## juniper
==> flow/design.v <==
`timescale 1ns/1ps
module pic_buffer_v2 #(
    parameter DSIZE = 8,
    parameter IMAGE_WIDTH = 256,
    parameter IMAGE_LENGTH= 256,
    parameter BUFFER_SIZE = IMAGE_WIDTH*2+3
) (
	input               clk, 
    input               rst_n,
    input               frame_start,
    input               shift,
	input  [DSIZE-1:0]  sr_in,
    output rng_flag,
    output              sr_pixel_valid,
    output [DSIZE-1:0]  sr_pixel_0, sr_pixel_1, sr_pixel_2,
    output [DSIZE-1:0]  sr_pixel_3, sr_pixel_4, sr_pixel_5,
    output [DSIZE-1:0]  sr_pixel_6, sr_pixel_7, sr_pixel_8 
);
localparam IMAGE_SIZE           = IMAGE_WIDTH*IMAGE_LENGTH;
localparam ISIZE                = $clog2(IMAGE_SIZE+1);
localparam STARTING_OFFSET      = IMAGE_WIDTH+1;
localparam BUFFER_TOP_OFFSET    = IMAGE_WIDTH+2-1;
localparam BUFFER_BOT_OFFSET    = IMAGE_SIZE-IMAGE_WIDTH-1;
localparam WSIZE                = $clog2(IMAGE_WIDTH+1);
localparam CSIZE                = $clog2(STARTING_OFFSET);
localparam TOP_LIMIT = 2*IMAGE_WIDTH-1;
localparam BOT_LIMIT = IMAGE_SIZE-IMAGE_WIDTH-1;
reg [DSIZE-1:0] sr [BUFFER_SIZE-1:0];
reg 			sr_valid;
reg [ISIZE-1:0] image_counter;
reg [WSIZE-1:0] column_counter;
reg [CSIZE-1:0] offset_counter;
wire bottom_shift;
wire init_tag,t_tag,rm_tag,b_tag,r_tag,cm_tag,l_tag;
reg activate_rng;
assign rng_flag = activate_rng;
always @(posedge clk, negedge rst_n) begin
    if (!rst_n) begin
        activate_rng    <= 1'b0;
    end else begin
        if (offset_counter == IMAGE_WIDTH || offset_counter == IMAGE_WIDTH + 1) begin
            activate_rng <= 1'b1;
        end else if (!shift) begin
            activate_rng <= 1'b0;
        end
    end
end
always @(posedge clk, negedge rst_n) begin
    if (!rst_n) begin
        image_counter   <=  'd0;
        column_counter  <=  'd0;
        offset_counter <='d0;
        sr_valid        <= 1'b0;
    end else if (frame_start) begin
        image_counter       <=  'd0;
        offset_counter      <=  'd0;
        column_counter      <=  'd0;
        sr_valid            <= 1'b0;
    end else if ((shift) && (offset_counter <  STARTING_OFFSET)) begin
        sr_valid            <= 1'b0;
        image_counter       <=  'd0;
        column_counter      <=  'd0;
        if (offset_counter == STARTING_OFFSET-1) begin
            offset_counter  <= STARTING_OFFSET;
        end else begin
            offset_counter  <= offset_counter + 'd1;
        end
    end else if (((shift || bottom_shift) && init_tag) && (image_counter != IMAGE_SIZE)) begin
        sr_valid <= 1'b1;
        image_counter <= image_counter + 1;
        if ( column_counter == IMAGE_WIDTH) begin
            column_counter <= 'd1;
        end else begin
            column_counter <= column_counter+ 1;
        end
    end else if ((image_counter == IMAGE_SIZE)) begin
        sr_valid <= 1'b0;
        image_counter <=  'd0;
    end
end
integer n;
always @ (posedge clk)begin
    for (n = BUFFER_SIZE-1; n>0; n = n-1) begin
        sr[n] <= sr[n-1];
    end
    if (shift == 1'b1) begin
        sr[0] <= sr_in;
    end else begin
        sr[0] <= 'd0;
    end
end
assign sr_pixel_valid = sr_valid;
assign bottom_shift = sr_valid && image_counter >= IMAGE_SIZE - IMAGE_WIDTH - 1 && image_counter  <= IMAGE_SIZE;
assign init_tag = offset_counter == STARTING_OFFSET;
assign l_tag    = sr_valid && column_counter == 'd1;
assign r_tag    = sr_valid && column_counter == IMAGE_WIDTH;
assign t_tag    = sr_valid && image_counter  <= 0+IMAGE_WIDTH;
assign b_tag    = sr_valid && image_counter  >= IMAGE_SIZE - IMAGE_WIDTH + 1 && image_counter  <= IMAGE_SIZE;
assign cm_tag   = sr_valid && !(r_tag || l_tag);
assign rm_tag   = sr_valid && !(t_tag || b_tag);
assign sr_pixel_0 = 
(t_tag)?(   
        (r_tag)?    (sr[IMAGE_WIDTH * 1 + 2]):
        (cm_tag)?   (sr[IMAGE_WIDTH * 1 + 2]):
                    (sr[IMAGE_WIDTH * 1 + 1]) 
):(
(rm_tag)?(
        (r_tag)?    (sr[IMAGE_WIDTH * 2 + 2]):
        (cm_tag)?   (sr[IMAGE_WIDTH * 2 + 2]):
                    (sr[IMAGE_WIDTH * 2 + 1]) 
):(
(b_tag)?(
        (r_tag)?    (sr[IMAGE_WIDTH * 2 + 2]):
        (cm_tag)?   (sr[IMAGE_WIDTH * 2 + 2]):
                    (sr[IMAGE_WIDTH * 2 + 1]) 
):('d0)
));
assign sr_pixel_1 = 
(t_tag)?(   
        (r_tag)?    (sr[IMAGE_WIDTH * 1 + 1]):
        (cm_tag)?   (sr[IMAGE_WIDTH * 1 + 1]):
                    (sr[IMAGE_WIDTH * 1 + 1]) 
):(
(rm_tag)?(
        (r_tag)?    (sr[IMAGE_WIDTH * 2 + 1]):
        (cm_tag)?   (sr[IMAGE_WIDTH * 2 + 1]):
                    (sr[IMAGE_WIDTH * 2 + 1]) 
):(
(b_tag)?(
        (r_tag)?    (sr[IMAGE_WIDTH * 2 + 1]):
        (cm_tag)?   (sr[IMAGE_WIDTH * 2 + 1]):
                    (sr[IMAGE_WIDTH * 2 + 1]) 
):('d0)
));
assign sr_pixel_2 = 
(t_tag)?(   
        (r_tag)?    (sr[IMAGE_WIDTH * 1 + 1]):
        (cm_tag)?   (sr[IMAGE_WIDTH * 1 + 0]):
                    (sr[IMAGE_WIDTH * 1 + 0]) 
):(
(rm_tag)?(
        (r_tag)?    (sr[IMAGE_WIDTH * 2 + 1]):
        (cm_tag)?   (sr[IMAGE_WIDTH * 2 + 0]):
                    (sr[IMAGE_WIDTH * 2 + 0]) 
):(
(b_tag)?(
        (r_tag)?    (sr[IMAGE_WIDTH * 2 + 1]):
        (cm_tag)?   (sr[IMAGE_WIDTH * 2 + 0]):
                    (sr[IMAGE_WIDTH * 2 + 0]) 
):('d0)
));
assign sr_pixel_3 = 
(t_tag)?(   
        (r_tag)?    (sr[IMAGE_WIDTH * 1 + 2]):
        (cm_tag)?   (sr[IMAGE_WIDTH * 1 + 2]):
                    (sr[IMAGE_WIDTH * 1 + 1]) 
):(
(rm_tag)?(
        (r_tag)?    (sr[IMAGE_WIDTH * 1 + 2]):
        (cm_tag)?   (sr[IMAGE_WIDTH * 1 + 2]):
                    (sr[IMAGE_WIDTH * 1 + 1]) 
):(
(b_tag)?(
        (r_tag)?    (sr[IMAGE_WIDTH * 1 + 2]):
        (cm_tag)?   (sr[IMAGE_WIDTH * 1 + 2]):
                    (sr[IMAGE_WIDTH * 1 + 1]) 
):('d0)
));
assign sr_pixel_4 = sr[IMAGE_WIDTH * 1 + 1]; 
assign sr_pixel_5 = 
(t_tag)?(   
        (r_tag)?    (sr[IMAGE_WIDTH * 1 + 1]):
        (cm_tag)?   (sr[IMAGE_WIDTH * 1 + 0]):
                    (sr[IMAGE_WIDTH * 1 + 0]) 
):(
(rm_tag)?(
        (r_tag)?    (sr[IMAGE_WIDTH * 1 + 1]):
        (cm_tag)?   (sr[IMAGE_WIDTH * 1 + 0]):
                    (sr[IMAGE_WIDTH * 1 + 0]) 
):(
(b_tag)?(
        (r_tag)?    (sr[IMAGE_WIDTH * 1 + 1]):
        (cm_tag)?   (sr[IMAGE_WIDTH * 1 + 0]):
                    (sr[IMAGE_WIDTH * 1 + 0]) 
):('d0)
));
assign sr_pixel_6 = 
(t_tag)?(   
        (r_tag)?    (sr[IMAGE_WIDTH * 0 + 2]):
        (cm_tag)?   (sr[IMAGE_WIDTH * 0 + 2]):
                    (sr[IMAGE_WIDTH * 0 + 1]) 
):(
(rm_tag)?(
        (r_tag)?    (sr[IMAGE_WIDTH * 0 + 2]):
        (cm_tag)?   (sr[IMAGE_WIDTH * 0 + 2]):
                    (sr[IMAGE_WIDTH * 0 + 1]) 
):(
(b_tag)?(
        (r_tag)?    (sr[IMAGE_WIDTH * 1 + 2]):
        (cm_tag)?   (sr[IMAGE_WIDTH * 1 + 2]):
                    (sr[IMAGE_WIDTH * 1 + 1]) 
):('d0)
));
assign sr_pixel_7 = 
(t_tag)?(   
        (r_tag)?    (sr[IMAGE_WIDTH * 0 + 1]):
        (cm_tag)?   (sr[IMAGE_WIDTH * 0 + 1]):
                    (sr[IMAGE_WIDTH * 0 + 1]) 
):(
(rm_tag)?(
        (r_tag)?    (sr[IMAGE_WIDTH * 0 + 1]):
        (cm_tag)?   (sr[IMAGE_WIDTH * 0 + 1]):
                    (sr[IMAGE_WIDTH * 0 + 1]) 
):(
(b_tag)?(
        (r_tag)?    (sr[IMAGE_WIDTH * 1 + 1]):
        (cm_tag)?   (sr[IMAGE_WIDTH * 1 + 1]):
                    (sr[IMAGE_WIDTH * 1 + 1]) 
):('d0)
));
assign sr_pixel_8 = 
(t_tag)?(   
        (r_tag)?    (sr[IMAGE_WIDTH * 0 + 1]):
        (cm_tag)?   (sr[IMAGE_WIDTH * 0 + 0]):
                    (sr[IMAGE_WIDTH * 0 + 0]) 
):(
(rm_tag)?(
        (r_tag)?    (sr[IMAGE_WIDTH * 0 + 1]):
        (cm_tag)?   (sr[IMAGE_WIDTH * 0 + 0]):
                    (sr[IMAGE_WIDTH * 0 + 0]) 
):(
(b_tag)?(
        (r_tag)?    (sr[IMAGE_WIDTH * 1 + 1]):
        (cm_tag)?   (sr[IMAGE_WIDTH * 1 + 0]):
                    (sr[IMAGE_WIDTH * 1 + 0]) 
):('d0)
 ));
endmodule
make LEC_CHECK=0 CAP_MARGIN=20 CORE_MARGIN=2 CORE_UTILIZATION=70 CTS_CLUSTER_DIAMETER=54 CTS_CLUSTER_SIZE=24 MAX_ROUTING_LAYER=met4 PLACE_DENSITY=0.6 SLEW_MARGIN=20 SYNTH_MEMORY_MAX_BITS=16384 finish   # period 4.16 ns
run.sh (not shown) runs the stock make flow with config.mk's settings and CLKGATE_MAP_FILE=.
diff inputs: juniper => lagoon
Settings: a deleted MAX_ROUTING_LAYER that had been met4; a change of CTS_CLUSTER_DIAMETER from 54 to 373; a change of CTS_CLUSTER_SIZE from 24 to 100; an added ABC_AREA of 1; an added CORE_ASPECT_RATIO of 0.5; a deleted PLACE_DENSITY that had been 0.6; a change of CORE_UTILIZATION from 70 to 72; an added SETUP_SLACK_MARGIN of 0.23; an added PLACE_DENSITY_LB_ADDON of 0.0; an added TNS_END_PERCENT of 5; a change of the clock period (ns, I/O delays scaled along) from 4.16 to 1.51.
--- outcome ---
lagoon ends up with higher post-synthesis cell count from yosys than juniper does. The final reports for lagoon and juniper show synthesized cell count higher in the former. The area share of xor/xnor cells in the synthesized design on lagoon is in line with that on juniper. Die size (lagoon over juniper): decrease, 3000 um2. Looking at mean instance size in the synthesized netlist, lagoon sits about 4% lower than juniper does. lagoon vs juniper: height of the die down. lagoon did not finish; the tool stopped in detailed placement (3_5_place_dp) with error DPL-0033.

---

## wip/pepper
// pic_buffer_v2: RTL as listed in full above, without the edits since
make LEC_CHECK=0 ABC_AREA=0 CAP_MARGIN=20 CORE_ASPECT_RATIO=0.83 CORE_MARGIN=2 CORE_UTILIZATION=72 PLACE_DENSITY=0.66 SETUP_SLACK_MARGIN=0.78 SLEW_MARGIN=20 SYNTH_MEMORY_MAX_BITS=16384 finish   # period 2.7 ns
clock tree synthesis: wip/pepper exited with error
Input changes introduced in wip/indigo (baseline for comparison: wip/pepper):
Settings: a change of ABC_AREA from 0 to 1; an added CTS_CLUSTER_DIAMETER of 313; an added TNS_END_PERCENT of 5; a change of PLACE_DENSITY from 0.66 to 0.6; a change of SETUP_SLACK_MARGIN from 0.78 to 0.23; a change of CORE_ASPECT_RATIO from 0.83 to 0.5; an added CTS_CLUSTER_SIZE of 100; a change of the clock period (ns, I/O delays scaled along) from 2.7 to 1.51.
--- outcome ---
As for a clean layout from wip/pepper and wip/indigo, there is none. In the summary table, wip/pepper is marked failed, with error DPL-0033 raised in clock tree synthesis. In wip/indigo relative to wip/pepper, yosys stat cell total had gone up by a few percent. Going from wip/pepper to wip/indigo, mean instance size in the synthesized netlist dropped about 4%, number of instances in the synthesized netlist climbed 199, yosys synthesis chip area barely changed, area fraction in full adders, half adders and majority gates barely changed.
The following lists how wip/quartz was set up differently from wip/indigo:
Settings: clearing TNS_END_PERCENT, which used to be 5; swapping 72 for 50 in CORE_UTILIZATION; clearing CTS_CLUSTER_SIZE, which used to be 100; clearing ABC_AREA, which used to be 1; clearing SETUP_SLACK_MARGIN, which used to be 0.23; clearing CTS_CLUSTER_DIAMETER, which used to be 313; clearing CORE_ASPECT_RATIO, which used to be 0.5; swapping 1.51 for 4.47 in the clock period (ns, I/O delays scaled along).
[summary]
The average cell area after synthesis of wip/quartz is higher than that of wip/indigo.
| number of placement rows | wip/quartz vs wip/indigo | about 70% higher |
wip/quartz went all the way through the flow, and no timing, DRC or antenna check failed.
Measured against each other, wip/indigo and wip/quartz differ in fraction of the yosys area taken by sequential cells, the lower figure coming from wip/indigo.
Compared to wip/indigo, wip/quartz has pre-placement core utilization 23 points lower.
Comparing wip/indigo and wip/quartz, the lower final weighted congestion of routability-driven global placement is on wip/quartz.
On synthesized chip area reported by yosys, wip/indigo tracks wip/quartz almost exactly.
Between wip/quartz and wip/indigo, the netlist area before placement does not differ in any meaningful way.
Per the comparison of wip/quartz with wip/indigo, post-synthesis net count saw a decrease; and-or/or-and share of the synthesized area saw little to no change; horizontal die dimension saw a decrease.
wip/quartz vs wip/indigo: synthesized cell count down in wip/quartz
#### Input delta (wip/harbor over wip/quartz)
Settings: an added ABC_AREA of 1; a change of CORE_UTILIZATION from 50 to 72; a change of PLACE_DENSITY from 0.6 to 0.66; an added CORE_ASPECT_RATIO of 0.83; a change of the clock period (ns, I/O delays scaled along) from 4.47 to 2.7.
==> results <==
wip/harbor did not finish; a tool error ended it in clock tree synthesis.
Re mux cell area share after synthesis: wip/harbor is 0.70 points down on wip/quartz.
wip/harbor vs wip/quartz — synthesized instance count climbed by a few percent
wip/quartz → wip/harbor: post-synthesis adder-cell area fraction essentially unchanged; total cell area reported by yosys after synthesis essentially unchanged.
Compared with wip/quartz, in wip/harbor initial core utilization higher; simple logic cell fraction of the synthesized area higher.
Relative to wip/harbor, the following input files were edited for wip/nickel:
Settings: HOLD_SLACK_MARGIN now 0.28, previously not set; CTS_CLUSTER_DIAMETER now 313, previously not set; TNS_END_PERCENT now 5, previously not set; PLACE_DENSITY_LB_ADDON now 0.0, previously not set; CORE_ASPECT_RATIO now 0.5, was 0.83; PLACE_DENSITY no longer set, was 0.66; CTS_CLUSTER_SIZE now 100, previously not set; SETUP_SLACK_MARGIN now 0.23, previously not set; the clock period (ns, I/O delays scaled along) now 1.51, was 2.7.
--- outcome ---
Diff wip/harbor -> wip/nickel: number of distinct library cells after synthesis essentially unchanged; summed standard-cell area reported by yosys stayed essentially flat; cell area after synthesis about even; area of the core down about 0.3%.
In the summary table, wip/nickel is marked failed, with error DPL-0033 raised in detailed placement.
On routability congestion estimate from global placement, the higher figure sits with wip/harbor, not wip/nickel.
On share of synthesized registers carrying an async set or reset, wip/harbor and wip/nickel are neck and neck.
Average instance area after synthesis across wip/harbor and wip/nickel: no real change.
Die area: wip/nickel vs wip/harbor — no meaningful difference
Against wip/harbor, wip/nickel reports a row count that is lower.
Compared to wip/harbor, wip/nickel has width of the chip 29% higher.
wip/nickel ends up with a vertical die dimension that is about 22% lower than in wip/harbor.

---

v24:
Starts from the design.v that is shown in full above.
==> flow/config.mk <==
export PLATFORM = sky130hd
export DESIGN_NAME = pic_buffer_v2
export DESIGN_NICKNAME = pic_buffer_v2
export VERILOG_FILES = /design/flow/design.v
export SDC_FILE = /design/flow/constraint.sdc
export NUM_CORES = 4
export LEC_CHECK = 0
export ABC_AREA = 1
export CAP_MARGIN = 30
export CELL_PAD_IN_SITES_DETAIL_PLACEMENT = 1
export CORE_MARGIN = 9
export CORE_UTILIZATION = 59
export CTS_CLUSTER_SIZE = 42
export GPL_ROUTABILITY_DRIVEN = 0
export GPL_TIMING_DRIVEN = 0
export HOLD_SLACK_MARGIN = 0.24
export MIN_ROUTING_LAYER = met1
export PLACE_DENSITY_LB_ADDON = 0.1
export SETUP_SLACK_MARGIN = -0.59
export SLEW_MARGIN = 0
export SYNTH_MEMORY_MAX_BITS = 16384
==> flow/constraint.sdc <==
create_clock -name core_clock -period 6.53 [get_ports {clk}]
set_input_delay 1.3060 -clock core_clock [delete_from_list [all_inputs] [get_ports {clk}]]
set_output_delay 1.3060 -clock core_clock [all_outputs]
set_load 0.01 [all_outputs]
Looking at the reports, v24 completed the entire flow and the layout it produced met the timing, DRC and antenna checks.
The following lists how v4 was set up differently from v24:
- PLACE_DENSITY_LB_ADDON: 0.1 -> unset
- CELL_PAD_IN_SITES_DETAIL_PLACEMENT: 1 -> unset
- HOLD_SLACK_MARGIN: 0.24 -> unset
- GPL_ROUTABILITY_DRIVEN: 0 -> unset
- CTS_CLUSTER_SIZE: 42 -> 48
- CAP_MARGIN: 30 -> 20
- PLACE_DENSITY: unset -> 0.6
- MIN_ROUTING_LAYER: met1 -> unset
- SETUP_SLACK_MARGIN: -0.59 -> unset
- CORE_UTILIZATION: 59 -> 70
- ABC_AREA: 1 -> unset
- GPL_TIMING_DRIVEN: 0 -> unset
- SLEW_MARGIN: 0 -> 20
- CORE_MARGIN: 9 -> 2
- the clock period (ns, I/O delays scaled along): 6.53 -> 3.62
==> results <==
The instance count after placement with tap cells included in v24 is 1.08 times that in v4. Re sequential area share after synthesis: v24 and v4 aren't equal, and the lower value belongs to v24. v24 | status: complete | timing, DRC, antenna: pass. Stage in which a tool error killed v4: 4_1_cts. The final reports for v4 and v24 show synthesized area divided by synthesized cell count higher in the former. The chip area in the Yosys report was comparable across v24 and v4.
> inputs changed (v4 -> v40)
- CORE_UTILIZATION now 72, was 70
- CORE_ASPECT_RATIO now 0.5, previously not set
- CTS_CLUSTER_SIZE now 96, was 48
- ABC_AREA now 1, previously not set
- PLACE_DENSITY now 0.42, was 0.6
- TNS_END_PERCENT now 20, previously not set
- CTS_CLUSTER_DIAMETER now 383, previously not set
- the clock period (ns, I/O delays scaled along) now 2.48, was 3.62
Findings:
- v40 did not finish: a tool error stopped it during 3_5_place_dp.
- Looking at floorplan net count, v40 sits 4.3% above v4.
- Changes observed in v40 relative to v4: sequential area share after synthesis went down by 0.26 points; die footprint fell by 0.0030 sq mm; area after synthesis neither gained nor lost much; number of distinct library cells after synthesis lost about 32%.
- Status: adder and majority cell fraction of the synthesized area parity (v4, v40)
- Summary of v40 over v4: final RePlAce weighted congestion rose about 8%, yosys stat chip area ~0 delta.
## Diff of input files: v43 against v40
- swapping 1 for 0 in ABC_AREA
- clearing CTS_CLUSTER_SIZE, which used to be 96
- clearing TNS_END_PERCENT, which used to be 20
- putting SETUP_SLACK_MARGIN at 0.76 where nothing was set
- swapping 0.5 for 0.83 in CORE_ASPECT_RATIO
- clearing CTS_CLUSTER_DIAMETER, which used to be 383
- swapping 0.42 for 0.66 in PLACE_DENSITY
- swapping 2.48 for 2.7 in the clock period (ns, I/O delays scaled along)
Notes after the runs:
- The runs compared here, v40 and v43, all ended either early or with open violations.
- v43 terminated abnormally: 4_1_cts reported DPL-0033.
- Final estimated routing congestion in global placement went down by a little under 10% going from v40 to v43.
- On area figure in the yosys stat output, v40 and v43 are neck and neck.
- Relative to v40, the die boundary width measured on v43 has decreased by more than 10%.
- On xor-xnor portion of the synthesized cell area, v40 and v43 are basically level.
- v40 and v43 ended up with roughly the same area after synthesis.
- Taking v40 as the reference, in v43 synthesized instance count shows a reduction of 199; area fraction in and, or, nand and nor cells after synthesis shows a reduction of 0.83 points; height of the chip shows an increase of 28%; count of distinct cell types in the synthesized netlist shows an increase of 16; synthesized area per cell shows an increase of about 4%.
- Area fraction in compound gates delta (v43 -> v40): insignificant
What v33 does differently from v43 at the input level:
- clearing SETUP_SLACK_MARGIN, which used to be 0.76
- swapping 0.66 for 0.6 in PLACE_DENSITY
- clearing CORE_ASPECT_RATIO, which used to be 0.83
- clearing ABC_AREA, which used to be 0
- swapping 72 for 50 in CORE_UTILIZATION
- swapping 2.7 for 4.6 in the clock period (ns, I/O delays scaled along)
--- outcome ---
In the tables for v33 and v43, instance count after placement with tap cells included reads higher with v33. Per the comparison of v33 with v43, summed standard-cell area reported by yosys held steady; cell total in the yosys stat output held steady. Post-detailed-placement cell area across v33 and v43: no real change. v33 vs v43, area inside the core boundary went up by 45%. Comparing v33 and v43, the lower floorplan row count is on v43. Summary of the comparison: detailed-placement wirelength estimate is lower in v33, relative to v43. Taking v43 over v33, the die size ratio works out to 0.70. v33 vs v43: width of the chip up. Compared with v43, in v33 number of distinct library cells after synthesis has remained practically unchanged, starting density of the core fell 22 points. v33 completed every stage of the flow, and the final layout passed the timing, DRC and antenna checks.
diff inputs: v33 => v37
- swapping 50 for 72 in CORE_UTILIZATION
- swapping 0.6 for 0.36 in PLACE_DENSITY
- putting TNS_END_PERCENT at 5 where nothing was set
- putting CTS_CLUSTER_SIZE at 97 where nothing was set
- putting CTS_CLUSTER_DIAMETER at 379 where nothing was set
- putting ABC_AREA at 1 where nothing was set
- swapping 4.6 for 2.48 in the clock period (ns, I/O delays scaled along)
Findings:
- v37 did not finish: a tool error stopped it during 4_1_cts.
- Of v37 and v33, the lower die footprint belongs to v37.
- Diff v33 -> v37: Yosys chip area saw little to no change, number of synthesized register bits now sits at about the same level.
- Compared v37 against v33; total cell area at the placement stage within noise.
- Die span in x: v37 vs v33 down 16%
- Taking v33 as the reference, in v37 placement-stage worst setup slack saw a decrease; core area fell 0.052 sq mm.
- There was hardly any difference in post-synthesis instance area between v33 and v37.
- Delta (v37 minus v33): number of distinct library cell variants in the gate-level netlist after synthesis dropped 32%, synthesized instance count climbed 4.3%.
